==> flow/design.v (excerpt) <==
module fpga3(
    input [3:0] SW,
    input rot_A, input rot_B, input rot_dwn,
    input BTN0, input BTN1, input BTN2,
    input reset, input clk,
    output [7:0] LED,
	 output R, output G, output B,
	 output h_sync, output v_sync
    );
For scale: about 5200 cells after synthesis, roughly 58 flip-flops, about 25 I/O pins, roughly 43000 sq um of cells after synthesis.
export LEC_CHECK = 0
export ABC_AREA = 0
export CAP_MARGIN = 20
export CELL_PAD_IN_SITES_DETAIL_PLACEMENT = 1
export CELL_PAD_IN_SITES_GLOBAL_PLACEMENT = 2
export CORE_MARGIN = 9
export CORE_UTILIZATION = 40
export CTS_CLUSTER_DIAMETER = 285
export GPL_ROUTABILITY_DRIVEN = 0
export GPL_TIMING_DRIVEN = 0
export HOLD_SLACK_MARGIN = 0.03
export MIN_ROUTING_LAYER = met2
export SLEW_MARGIN = 10
create_clock -name core_clock -period 52.9 [get_ports {clk}]
run.sh (not shown) runs the stock make flow with config.mk's settings and CLKGATE_MAP_FILE=.
The starting point completed without violations.
Then changed:
==> flow/config.mk (replaced) <==
export PLATFORM = sky130hd
export DESIGN_NAME = fpga3
export DESIGN_NICKNAME = fpga3
export VERILOG_FILES = /design/flow/design.v
export SDC_FILE = /design/flow/constraint.sdc
export NUM_CORES = 4
export LEC_CHECK = 0
export CAP_MARGIN = 20
export CORE_MARGIN = 2
export CORE_UTILIZATION = 56
export CTS_CLUSTER_DIAMETER = 332
export CTS_CLUSTER_SIZE = 98
export SLEW_MARGIN = 20
==> flow/constraint.sdc (replaced) <==
create_clock -name core_clock -period 30.6 [get_ports {clk}]
set_input_delay 6.1200 -clock core_clock [delete_from_list [all_inputs] [get_ports {clk}]]
set_output_delay 6.1200 -clock core_clock [all_outputs]
set_load 0.01 [all_outputs]
What happened:
- This time the run reached the layout checks and failed them: setup timing
- count of clock-buffer cells in the layout went down by 1
- die size drops by 34%
- global-route usage came out lower by 5.2 points
- sequential share of layout area stays flat
Then changed:
--- a/flow/config.mk
+++ b/flow/config.mk
@@ -7,0 +8 @@
+export ABC_AREA = 1
@@ -10,3 +11,2 @@
-export CORE_UTILIZATION = 56
-export CTS_CLUSTER_DIAMETER = 332
-export CTS_CLUSTER_SIZE = 98
+export CORE_UTILIZATION = 52
+export CTS_CLUSTER_SIZE = 95
The changed run reached the layout checks and failed them: setup timing.
Wire length increases by a few percent.
Worst hold slack degrades by 21 ps.
Final cell count rises by about a fifth.
Final area goes up by a few percent.
Then changed:
--- a/flow/config.mk
+++ b/flow/config.mk
@@ -11 +11,2 @@
-export CORE_UTILIZATION = 52
+export CORE_UTILIZATION = 72
+export CTS_CLUSTER_DIAMETER = 297
@@ -12,0 +14 @@
+export PLACE_DENSITY = 0.43
@@ -13,0 +16 @@
+export TNS_END_PERCENT = 10
==> flow/constraint.sdc (replaced) <==
create_clock -name core_clock -period 29.2 [get_ports {clk}]
set_input_delay 5.8400 -clock core_clock [delete_from_list [all_inputs] [get_ports {clk}]]
set_output_delay 5.8400 -clock core_clock [all_outputs]
set_load 0.01 [all_outputs]
=> The new run completed, yet does not pass: setup timing; design area went down by 0.84%; critical path depth climbs by 1; global-route usage rose by 11 points; via count grows by 7.2%.

* * *

Starting RTL as in the previous note.
Settings: LEC_CHECK=0, ABC_AREA=1, CAP_MARGIN=20, CORE_ASPECT_RATIO=0.5, CORE_MARGIN=2, CORE_UTILIZATION=72, CTS_CLUSTER_DIAMETER=297, CTS_CLUSTER_SIZE=95, PLACE_DENSITY=0.43, SETUP_SLACK_MARGIN=4.79, SLEW_MARGIN=20, TNS_END_PERCENT=10; clock period 29.2 ns.
The baseline finished but failed the layout checks on negative setup slack.
Next try:
Settings changed: CAP_MARGIN 20 to 5, CORE_ASPECT_RATIO 0.5 to default, CTS_CLUSTER_DIAMETER 297 to 140, CTS_CLUSTER_SIZE 95 to default, PLACE_DENSITY 0.43 to default, SETUP_SLACK_MARGIN 4.79 to default, TNS_END_PERCENT 10 to default.
Clock period 29.2 ns to 27.0 ns, I/O delays scaled along.
Outcome:
- The new run produced a layout that fails on negative setup slack
- setup slack is worse by 710 ps
- flip-flop count is unchanged
- routed wire length goes up by 1.5%
- utilization came out higher by 2.2 points
- hold slack barely changes
- sequential share of layout area barely changes
- final cell count is higher by 0.89%
- die size is about the same
Next try:
Settings changed: ABC_AREA 1 to default, CAP_MARGIN 5 to 20, CORE_UTILIZATION 72 to 40, CTS_CLUSTER_DIAMETER 140 to default.
Clock period 27.0 ns to 48.5 ns, I/O delays scaled along.
With this change the flow completed without violations.
Worst setup slack gets better by 2700 ps.
Final area fell by a little under a tenth.
Sequential share of layout area rose by 0.27 points.
Die size rose by well over a third.
Wire length fell by roughly a tenth.
Non-clock buffer count fell by 278.
Area after synthesis fell by a few percent.
Next try:
Settings changed: ABC_AREA from default to 1, CORE_UTILIZATION 40 to 56, CTS_CLUSTER_DIAMETER from default to 356, CTS_CLUSTER_SIZE from default to 95.
Clock period 48.5 ns to 22.9 ns, I/O delays scaled along.
The new run completed and failed the layout checks on negative setup slack; utilization rises by 20 points; first-iteration DRC count grows by 18%; routed wire length increases by 6.3%; final cell count increases by 16%; hold slack gets worse by 11 ps; global-route usage is higher by 9.9 points; clock skew went down by 13 ps; design area climbs by 9.2%; area after synthesis climbs by 3.8%; via count came out higher by 12%.
Next try:
Settings changed: CORE_UTILIZATION 56 to 40, CTS_CLUSTER_DIAMETER 356 to default, CTS_CLUSTER_SIZE 95 to default, GPL_TIMING_DRIVEN from default to 0.
Clock period 22.9 ns to 50.0 ns, I/O delays scaled along.
Outcome: The changed run passed the timing, DRC and antenna checks. Count of clock-buffer cells in the layout climbs by 1. Worst setup slack improves by 5200 ps.
Next try:
Settings changed: CAP_MARGIN 20 to 10, CELL_PAD_IN_SITES_GLOBAL_PLACEMENT from default to 3, CORE_UTILIZATION 40 to 21, CTS_CLUSTER_DIAMETER from default to 154, GPL_ROUTABILITY_DRIVEN from default to 0, MAX_ROUTING_LAYER from default to met4, PLACE_DENSITY from default to 0.76, SLEW_MARGIN 20 to 15, TNS_END_PERCENT from default to 40.
=> The new run ran to the end with no violations. Flip-flop count does not change. Utilization fell by 20 points. Design area rises by 3.8%.

* * *

Starting RTL as in the previous note.
Settings: LEC_CHECK=0, CAP_MARGIN=20, CORE_MARGIN=2, CORE_UTILIZATION=72, CTS_CLUSTER_DIAMETER=356, CTS_CLUSTER_SIZE=71, HOLD_SLACK_MARGIN=-0.05, PLACE_DENSITY_LB_ADDON=0.01, SETUP_SLACK_MARGIN=3.65, SLEW_MARGIN=20; clock period 12.6 ns.
The starting point finished but fails on negative setup slack.
Rerun with:
- CORE_UTILIZATION: 72 -> 48
- CTS_CLUSTER_DIAMETER: 356 -> not set
- CTS_CLUSTER_SIZE: 71 -> not set
- HOLD_SLACK_MARGIN: -0.05 -> not set
- PLACE_DENSITY_LB_ADDON: 0.01 -> not set
- SETUP_SLACK_MARGIN: 3.65 -> not set
- clock period: 12.6 -> 48.5 ns (I/O delays scaled with it)
What happened: The new run completed with no timing, DRC or antenna violations; flip-flop count stays the same; design area falls by roughly a tenth; cell count falls by a few percent; die area rises by well over a third; global-route usage falls by 17 points; worst hold slack barely changes; register-to-register slack gains 18000 ps; non-clock buffer count falls by 621.
Rerun with:
- CORE_UTILIZATION: 48 -> 40
- SETUP_SLACK_MARGIN: not set -> 5.0
After rerunning: Setup slack gains 3000 ps; clock skew rose by 3.9 ps; wire length rises by 2.3%; final area increases by 2.9%; global-route usage goes down by 4.0 points; count of clock-buffer cells in the layout climbs by 1; non-clock buffer count increases by 66; via count grows by 1.6%.
Rerun with:
- CTS_CLUSTER_DIAMETER: not set -> 169
- CTS_CLUSTER_SIZE: not set -> 100
- GPL_ROUTABILITY_DRIVEN: not set -> 0
- SETUP_SLACK_MARGIN: 5.0 -> not set
- TNS_END_PERCENT: not set -> 40
- clock period: 48.5 -> 50.0 ns (I/O delays scaled with it)
After rerunning: Synthesized area is unchanged; worst hold slack hardly moves; worst setup slack is worse by 2500 ps; global-route usage is lower by 0.13 points; count of clock-buffer cells in the layout climbs by 2; utilization drops by 0.93 points; final cell count fell slightly; non-clock buffer count drops by 66; die area is unchanged.
Rerun with:
- ABC_AREA: not set -> 1
- CAP_MARGIN: 20 -> 5
- CELL_PAD_IN_SITES_GLOBAL_PLACEMENT: not set -> 1
- CORE_UTILIZATION: 40 -> 26
- CTS_CLUSTER_DIAMETER: 169 -> 337
- CTS_CLUSTER_SIZE: 100 -> 98
- PLACE_DENSITY: not set -> 0.43
- TNS_END_PERCENT: 40 -> 35
- synthesized cell count is higher by about a fifth
- clock skew is lower by 6.1 ps
- non-clock buffer count is lower by 2
- via count is higher by a few percent
- clock-buffer cell count is lower by 2
Rerun with:
- CORE_ASPECT_RATIO: not set -> 0.5
- CORE_UTILIZATION: 26 -> 61
- GPL_ROUTABILITY_DRIVEN: 0 -> not set
What happened: Hold slack degrades by 8.7 ps; die size went down by 57%; synthesized area is unchanged; design area came out lower by 3.7%; sequential share of layout area goes up by 0.12 points; critical path depth stays the same; via count goes up by 5.6%; core utilization increases by 36 points; register-to-register slack gets better by 170 ps.

* * *

Setup of run A:
Starting RTL as in the previous note.
// fpga3
module fpga3(
    input [3:0] SW,
    input rot_A, input rot_B, input rot_dwn,
    input BTN0, input BTN1, input BTN2,
    input reset, input clk,
    output [7:0] LED,
	 output R, output G, output B,
	 output h_sync, output v_sync
    );
reg[10:0] H_scan,V_scan;
wire H_on , V_on;
wire[10:0] X_pix , Y_pix;
reg RR , GG , BB;
reg[2:0] pattn;
reg[3:0] rot_indx;
reg[19:0] debcnt;
reg scal2;
wire scal1,scal_change;
reg[2:0] pattn_scal;
reg dett_A,dett_B,deb_A,deb_B,deb_AA;
wire[10:0] RAD;
reg[10:0] X_cntr;
wire R210,R220,R230,R240,R250,R212,R214,R216 ;
wire G210,G220,G230,G240,G250,G212,G214,G216;
wire B210,B220,B230,B240,B250,B212,B214,B216;
always@(posedge reset or posedge clk)
	if(reset)
		H_scan<= 11'h000;
	else if(H_scan== 11'd1040)
		H_scan<= 11'h001;
	else
		H_scan<= H_scan+11'h001; 
always@(posedge reset or posedge clk)
	if(reset)
		V_scan<= 11'h000;
	else if(V_scan== 11'd666 && H_scan== 11'd1040 )
		V_scan<= 11'h001;
  ...
Settings: LEC_CHECK=0, ABC_AREA=0, CAP_MARGIN=30, CELL_PAD_IN_SITES_GLOBAL_PLACEMENT=0, CORE_MARGIN=2, CORE_UTILIZATION=26, PLACE_DENSITY_LB_ADDON=0.07, SETUP_SLACK_MARGIN=4.94, SLEW_MARGIN=20, TNS_END_PERCENT=45; clock period 49.8 ns.
Run A finished every stage and its layout cleared the timing, DRC and antenna checks.
Input-level comparison between run B and run A:
==> flow/config.mk <==
export PLATFORM = sky130hd
export DESIGN_NAME = fpga3
export DESIGN_NICKNAME = fpga3
export VERILOG_FILES = /design/flow/design.v
export SDC_FILE = /design/flow/constraint.sdc
export NUM_CORES = 4
export LEC_CHECK = 0
export ABC_AREA = 1
export CAP_MARGIN = 20
export CORE_MARGIN = 2
export CORE_UTILIZATION = 72
export PLACE_DENSITY_LB_ADDON = 0.08
export SLEW_MARGIN = 20
==> flow/constraint.sdc <==
create_clock -name core_clock -period 26.9 [get_ports {clk}]
set_input_delay 5.3800 -clock core_clock [delete_from_list [all_inputs] [get_ports {clk}]]
set_output_delay 5.3800 -clock core_clock [all_outputs]
set_load 0.01 [all_outputs]
==> comparison <==
No crash in run B: every stage finished, but the layout fails its final checks due to setup timing. Run B — global placer's final weighted congestion 21% higher, run A as reference. Between run A and run B, the register area share after synthesis figures differ only marginally. The final reports for run B and run A show non-clock buffer share of cell area higher in the former. Run B reports its highest-delay cell along the critical path as fa_1 while run A reports or4_4. The lower area taken by multi-input logic gates came out of run A. Clock buffer count delta for run B relative to run A: 1 lower. Summary: with run A as the reference, detailed placement HPWL in run B moved down by a few percent. Sort run B and run A by layout overhead on the synthesized area, descending, and run A comes first. As of run B, number of rows in the core area had fallen by more than a quarter compared to run A.
What run C does differently from run B at the input level:
--- a/flow/config.mk
+++ b/flow/config.mk
@@ -12 +12,4 @@
-export PLACE_DENSITY_LB_ADDON = 0.08
+export CTS_CLUSTER_DIAMETER = 249
+export MAX_ROUTING_LAYER = met4
+export PLACE_DENSITY_LB_ADDON = 0.02
+export SETUP_SLACK_MARGIN = 4.67
The flow completed for run C, but it is not clean: the layout still shows setup timing.
Against run B, run C comes in 3 lower on total of cells resized after clock tree synthesis.
Summary of run C over run B: count of non-CTS inverters in the layout about even; area of all placed cells without fillers held.
In the tables for run C and run B, final wirelength reads lower with run C.
First-iteration DRC count in run C vs run B: down 443
Run B ended up with met5 as its uppermost signal routing layer after detailed routing; run C ended up with met4.
Sequential-to-total area share from yosys stat: run B vs run C identical
The final reports for run C and run B show via count normalized by instance count lower in the former.
Average cell area after synthesis: run B vs run C identical
